== run 1 ==
==> flow/design.v <==
module  fir(
	input clk,
	input rst_n,			
	input enable,
	input [2:0] tap,		 
	input [15:0] data_in,		
	output [17:0] data_out,		
	output complete
);
localparam
a0 = 16'd1,	 
a1 = 16'd2,
a2 = 16'd2,
a3 = 16'd3,
a4 = 16'd3,
a5 = 16'd3;
reg [15:0] data_reg_0;	 
reg [15:0] data_reg_1;
reg [15:0] data_reg_2;
reg [15:0] data_reg_3;
reg [15:0] data_reg_4;
reg [15:0] data_reg_5;
reg [15:0] multiplication_0;	 
reg [15:0] multiplication_1;
reg [15:0] multiplication_2;
reg [15:0] multiplication_3;
reg [15:0] multiplication_4;
reg [15:0] multiplication_5;
reg [16:0] sum_1;	 
reg [16:0] sum_2;
reg [16:0] sum_3;
reg [17:0] result;  
reg mul_stage, add_stage1, add_stage2, output_stage;	 
always @ (posedge clk or negedge rst_n)
    begin
        if(!rst_n)
        	begin
        		mul_stage <= 1'b0;
        		add_stage1 <= 1'b0;
        		add_stage2 <= 1'b0;
				output_stage <= 1'b0;
        	end
        else
        	begin
        			mul_stage <= enable;
        			add_stage1 <= mul_stage;
        			add_stage2 <= add_stage1;
        			output_stage <= add_stage2;
        	end
    end
always @ (posedge clk or negedge rst_n)
    begin
        if(!rst_n)
        	begin
        		data_reg_0 <= 0;
        		data_reg_1 <= 0;
        		data_reg_2 <= 0;
        		data_reg_3 <= 0;
			data_reg_4 <= 0;
        		data_reg_5 <= 0;
        	end
        else
        	begin
				case (tap)
					3'd2:
					begin
						if (enable) 
							begin
								data_reg_0 <= data_in;
								data_reg_1 <= data_reg_0;
							end
						else 
							begin
								data_reg_0 <= data_reg_0;
								data_reg_1 <= data_reg_1;
							end
					end
					3'd3:
					begin
						if (enable) 
							begin
								data_reg_0 <= data_in;
								data_reg_1 <= data_reg_0;
								data_reg_2 <= data_reg_1;
							end
						else 
							begin
								data_reg_0 <= data_reg_0;
								data_reg_1 <= data_reg_1;
								data_reg_2 <= data_reg_2;
							end
					end
					3'd4:
					begin
						if (enable) 
							begin
								data_reg_0 <= data_in;
								data_reg_1 <= data_reg_0;
								data_reg_2 <= data_reg_1;
								data_reg_3 <= data_reg_2;
							end
						else 
							begin
								data_reg_0 <= data_reg_0;
								data_reg_1 <= data_reg_1;
								data_reg_2 <= data_reg_2;
								data_reg_3 <= data_reg_3;
							end
					end
					3'd5:
					begin
						if (enable) 
							begin
								data_reg_0 <= data_in;
								data_reg_1 <= data_reg_0;
								data_reg_2 <= data_reg_1;
								data_reg_3 <= data_reg_2;
								data_reg_4 <= data_reg_3;
							end
						else 
							begin
								data_reg_0 <= data_reg_0;
								data_reg_1 <= data_reg_1;
								data_reg_2 <= data_reg_2;
								data_reg_3 <= data_reg_3;
								data_reg_4 <= data_reg_4;
							end
					end
					3'd6:
					begin
						if (enable) 
							begin
								data_reg_0 <= data_in;
								data_reg_1 <= data_reg_0;
								data_reg_2 <= data_reg_1;
								data_reg_3 <= data_reg_2;
								data_reg_4 <= data_reg_3;
								data_reg_5 <= data_reg_4;
							end
						else 
							begin
								data_reg_0 <= data_reg_0;
								data_reg_1 <= data_reg_1;
								data_reg_2 <= data_reg_2;
								data_reg_3 <= data_reg_3;
								data_reg_4 <= data_reg_4;
								data_reg_5 <= data_reg_5;
							end
					end
				endcase
        	end
    end
always @ (posedge clk or negedge rst_n)
    begin
        if(!rst_n)
        	begin
        		multiplication_0 <= 0;
        		multiplication_1 <= 0;
        		multiplication_2 <= 0;
        		multiplication_3 <= 0;
			multiplication_4 <= 0;
        		multiplication_5 <= 0;
        	end
        else
        	begin
				case (tap)
					3'd2:
					begin
						if(mul_stage)
							begin
								multiplication_0 <= a0 * data_reg_0;
								multiplication_1 <= a1 * data_reg_1;
							end
						else 
							begin
								multiplication_0 <= multiplication_0;
								multiplication_1 <= multiplication_1;
							end
					end
					3'd3:
					begin
						if(mul_stage)
							begin
								multiplication_0 <= a0 * data_reg_0;
								multiplication_1 <= a1 * data_reg_1;
								multiplication_2 <= a2 * data_reg_2;
							end
						else 
							begin
								multiplication_0 <= multiplication_0;
								multiplication_1 <= multiplication_1;
								multiplication_2 <= multiplication_2;
							end
					end
					3'd4:
					begin
						if(mul_stage)
							begin
								multiplication_0 <= a0 * data_reg_0;
								multiplication_1 <= a1 * data_reg_1;
								multiplication_2 <= a2 * data_reg_2;
								multiplication_3 <= a3 * data_reg_3;
							end
						else 
							begin
								multiplication_0 <= multiplication_0;
								multiplication_1 <= multiplication_1;
								multiplication_2 <= multiplication_2;
								multiplication_3 <= multiplication_3;
							end
					end
					3'd5:
					begin
						if(mul_stage)
							begin
								multiplication_0 <= a0 * data_reg_0;
								multiplication_1 <= a1 * data_reg_1;
								multiplication_2 <= a2 * data_reg_2;
								multiplication_3 <= a3 * data_reg_3;
								multiplication_4 <= a4 * data_reg_4;
							end
						else 
							begin
								multiplication_0 <= multiplication_0;
								multiplication_1 <= multiplication_1;
								multiplication_2 <= multiplication_2;
								multiplication_3 <= multiplication_3;
								multiplication_4 <= multiplication_4;
							end
					end
					3'd6:
					begin
						if(mul_stage)
							begin
								multiplication_0 <= a0 * data_reg_0;
								multiplication_1 <= a1 * data_reg_1;
								multiplication_2 <= a2 * data_reg_2;
								multiplication_3 <= a3 * data_reg_3;
								multiplication_4 <= a4 * data_reg_4;
								multiplication_5 <= a5 * data_reg_5;
							end
						else 
							begin
								multiplication_0 <= multiplication_0;
								multiplication_1 <= multiplication_1;
								multiplication_2 <= multiplication_2;
								multiplication_3 <= multiplication_3;
								multiplication_4 <= multiplication_4;
								multiplication_5 <= multiplication_5;
							end
					end
				endcase
        	end
    end
always @ (posedge clk or negedge rst_n)
    begin
        if(!rst_n)
        	begin
        		sum_1 <= 0;
        		sum_2 <= 0;
			sum_3 <= 0;
        	end
        else
        	begin
				case (tap)
					3'd2:
					begin
						if (add_stage1) 
							begin
								sum_1 <= multiplication_0 + multiplication_1;
								sum_2 <= 0;
							end
						else 
							begin
								sum_1 <= sum_1;
								sum_2 <= sum_2;
							end
					end
					3'd3:
					begin
						if (add_stage1) 
							begin
								sum_1 <= multiplication_0 + multiplication_1;
								sum_2 <= multiplication_2; 
							end
						else 
							begin
								sum_1 <= sum_1;
								sum_2 <= sum_2;
							end
					end
					3'd4:
					begin
						if (add_stage1) 
							begin
								sum_1 <= multiplication_0 + multiplication_1;
								sum_2 <= multiplication_2 + multiplication_3; 
							end
						else 
							begin
								sum_1 <= sum_1;
								sum_2 <= sum_2;
							end
					end
					3'd5:
					begin
						if (add_stage1) 
							begin
								sum_1 <= multiplication_0 + multiplication_1;
								sum_2 <= multiplication_2 + multiplication_3; 
								sum_3 <= multiplication_4;
							end
						else 
							begin
								sum_1 <= sum_1;
								sum_2 <= sum_2;
								sum_3 <= sum_3;
							end
					end
					3'd6:
					begin
						if (add_stage1) 
							begin
								sum_1 <= multiplication_0 + multiplication_1;
								sum_2 <= multiplication_2 + multiplication_3; 
								sum_3 <= multiplication_4 + multiplication_5; 
							end
						else 
							begin
								sum_1 <= sum_1;
								sum_2 <= sum_2;
								sum_3 <= sum_3;
							end
					end
				endcase
        	end
    end
always @ (posedge clk or negedge rst_n)
      begin
          if(!rst_n)
          	begin
          		result <= 0;
          	end
          else
          	begin
				case (tap)
					3'd2:
					begin
						if (add_stage2) 
							begin
								result <= sum_2 + sum_1;
							end
						else 
							begin
								result <= result;
							end
					end
					3'd3:
					begin
						if (add_stage2) 
							begin
								result <= sum_2 + sum_1;
							end
						else 
							begin
								result <= result;
							end
					end
					3'd4:
					begin
						if (add_stage2) 
							begin
								result <= sum_2 + sum_1;
							end
						else 
							begin
								result <= result;
							end
					end
					3'd5:
					begin
						if (add_stage2) 
							begin
								result <= sum_2 + sum_1 + sum_3;
							end
						else 
							begin
								result <= result;
							end
					end
					3'd6:
					begin
						if (add_stage2) 
							begin
								result <= sum_2 + sum_1 + sum_3;
							end
						else 
							begin
								result <= result;
							end
					end
				endcase
          	end
      end
assign data_out = result;	 
assign complete = output_stage;
endmodule
==> flow/config.mk <==
export PLATFORM = sky130hd
export DESIGN_NAME = fir
export DESIGN_NICKNAME = fir
export VERILOG_FILES = /design/flow/design.v
export SDC_FILE = /design/flow/constraint.sdc
export NUM_CORES = 4
export LEC_CHECK = 0
export ABC_AREA = 1
export CAP_MARGIN = 20
export CELL_PAD_IN_SITES_DETAIL_PLACEMENT = 0
export CORE_MARGIN = 2
export CORE_UTILIZATION = 72
export CTS_CLUSTER_DIAMETER = 364
export GPL_ROUTABILITY_DRIVEN = 0
export GPL_TIMING_DRIVEN = 1
export MAX_ROUTING_LAYER = met4
export PLACE_DENSITY_LB_ADDON = 0.14
export SETUP_SLACK_MARGIN = 0.78
export SLEW_MARGIN = 25
==> flow/constraint.sdc <==
create_clock -name core_clock -period 3.07 [get_ports {clk}]
set_input_delay 0.6140 -clock core_clock [delete_from_list [all_inputs] [get_ports {clk}]]
set_output_delay 0.6140 -clock core_clock [all_outputs]
set_load 0.01 [all_outputs]
run.sh (not shown) runs the stock make flow with config.mk's settings and CLKGATE_MAP_FILE=.
Run 1: flow complete, layout not clean; failing: negative setup slack
Modified inputs, run 2 compared to run 1
# run 1
export LEC_CHECK = 0
export ABC_AREA = 1
export CAP_MARGIN = 20
export CELL_PAD_IN_SITES_DETAIL_PLACEMENT = 0
export CORE_MARGIN = 2
export CORE_UTILIZATION = 72
export CTS_CLUSTER_DIAMETER = 364
export GPL_ROUTABILITY_DRIVEN = 0
export GPL_TIMING_DRIVEN = 1
export MAX_ROUTING_LAYER = met4
export PLACE_DENSITY_LB_ADDON = 0.14
export SETUP_SLACK_MARGIN = 0.78
export SLEW_MARGIN = 25
create_clock -name core_clock -period 3.07 [get_ports {clk}]
# run 2
export LEC_CHECK = 0
export CAP_MARGIN = 20
export CORE_MARGIN = 2
export CORE_UTILIZATION = 59
export SLEW_MARGIN = 20
create_clock -name core_clock -period 3.89 [get_ports {clk}]
--- outcome ---
Taking run 2 over run 1, the die area ratio works out to 1.09.
Against run 1, run 2 comes in 0.18 ns higher on post-route worst setup slack.
Re growth of design area from synthesis to finish: run 1 was higher than run 2.
Where via count is concerned, run 1 is outperformed by run 2.
Per the final summary, run 2 finished and its layout is clean on timing, DRC and antenna.
When run 2 is set beside run 1, its final setup skew turns out to be 0.0088 ns smaller.
[inputs] run 3 vs run 2
# run 2
export LEC_CHECK = 0
export CAP_MARGIN = 20
export CORE_MARGIN = 2
export CORE_UTILIZATION = 59
export SLEW_MARGIN = 20
create_clock -name core_clock -period 3.89 [get_ports {clk}]
# run 3
export LEC_CHECK = 0
export CAP_MARGIN = 20
export CORE_MARGIN = 2
export CORE_UTILIZATION = 40
export SLEW_MARGIN = 20
create_clock -name core_clock -period 3.56 [get_ports {clk}]
### Flow results
Run 3 ran in full, but the layout does not pass; the checks complain about negative setup slack.
Run 3 vs run 2, cell with the largest stage delay on the worst path: sky130_fd_sc_hd__dfrtp_1 vs sky130_fd_sc_hd__o41ai_4
Between run 2 and run 3, sequential share of layout area is lower for run 3, run 2 comes in above that.
Cmp run 2 and run 3 / critical path data required time / higher: run 2
Taking run 2 as the reference, in run 3 cell area has increased; minimum clock period after layout went down; die size shows an increase of 46%; setup TNS moved down.
Relative to run 2, share of power burned in combinational logic has increased by 1.3 points in run 3.
Run 3 — synthesis-to-finish area growth 2.1 points higher, run 2 as reference
Inputs modified between run 3 and run 4:
# run 3
export LEC_CHECK = 0
export CAP_MARGIN = 20
export CORE_MARGIN = 2
export CORE_UTILIZATION = 40
export SLEW_MARGIN = 20
create_clock -name core_clock -period 3.56 [get_ports {clk}]
# run 4
export LEC_CHECK = 0
export CAP_MARGIN = 20
export CORE_MARGIN = 9
export CORE_UTILIZATION = 57
export MAX_ROUTING_LAYER = met4
export SETUP_SLACK_MARGIN = -0.19
export SLEW_MARGIN = 20
create_clock -name core_clock -period 4.95 [get_ports {clk}]
Comparing run 4 and run 3, the one run not ending clean was run 3. Run 4 vs run 3 — share of final layout cell area taken by non-clock buffers dropped 2.0 points. Relative to run 3, run 4 degrades worst vdd rail ir drop. Against run 3, via count in run 4 fell slightly. When run 4 is measured against run 3, its fraction of power consumed by the clock network turns out 1.9 points higher.
Power figures rest on the tool's default switching activity, not on a simulated workload.
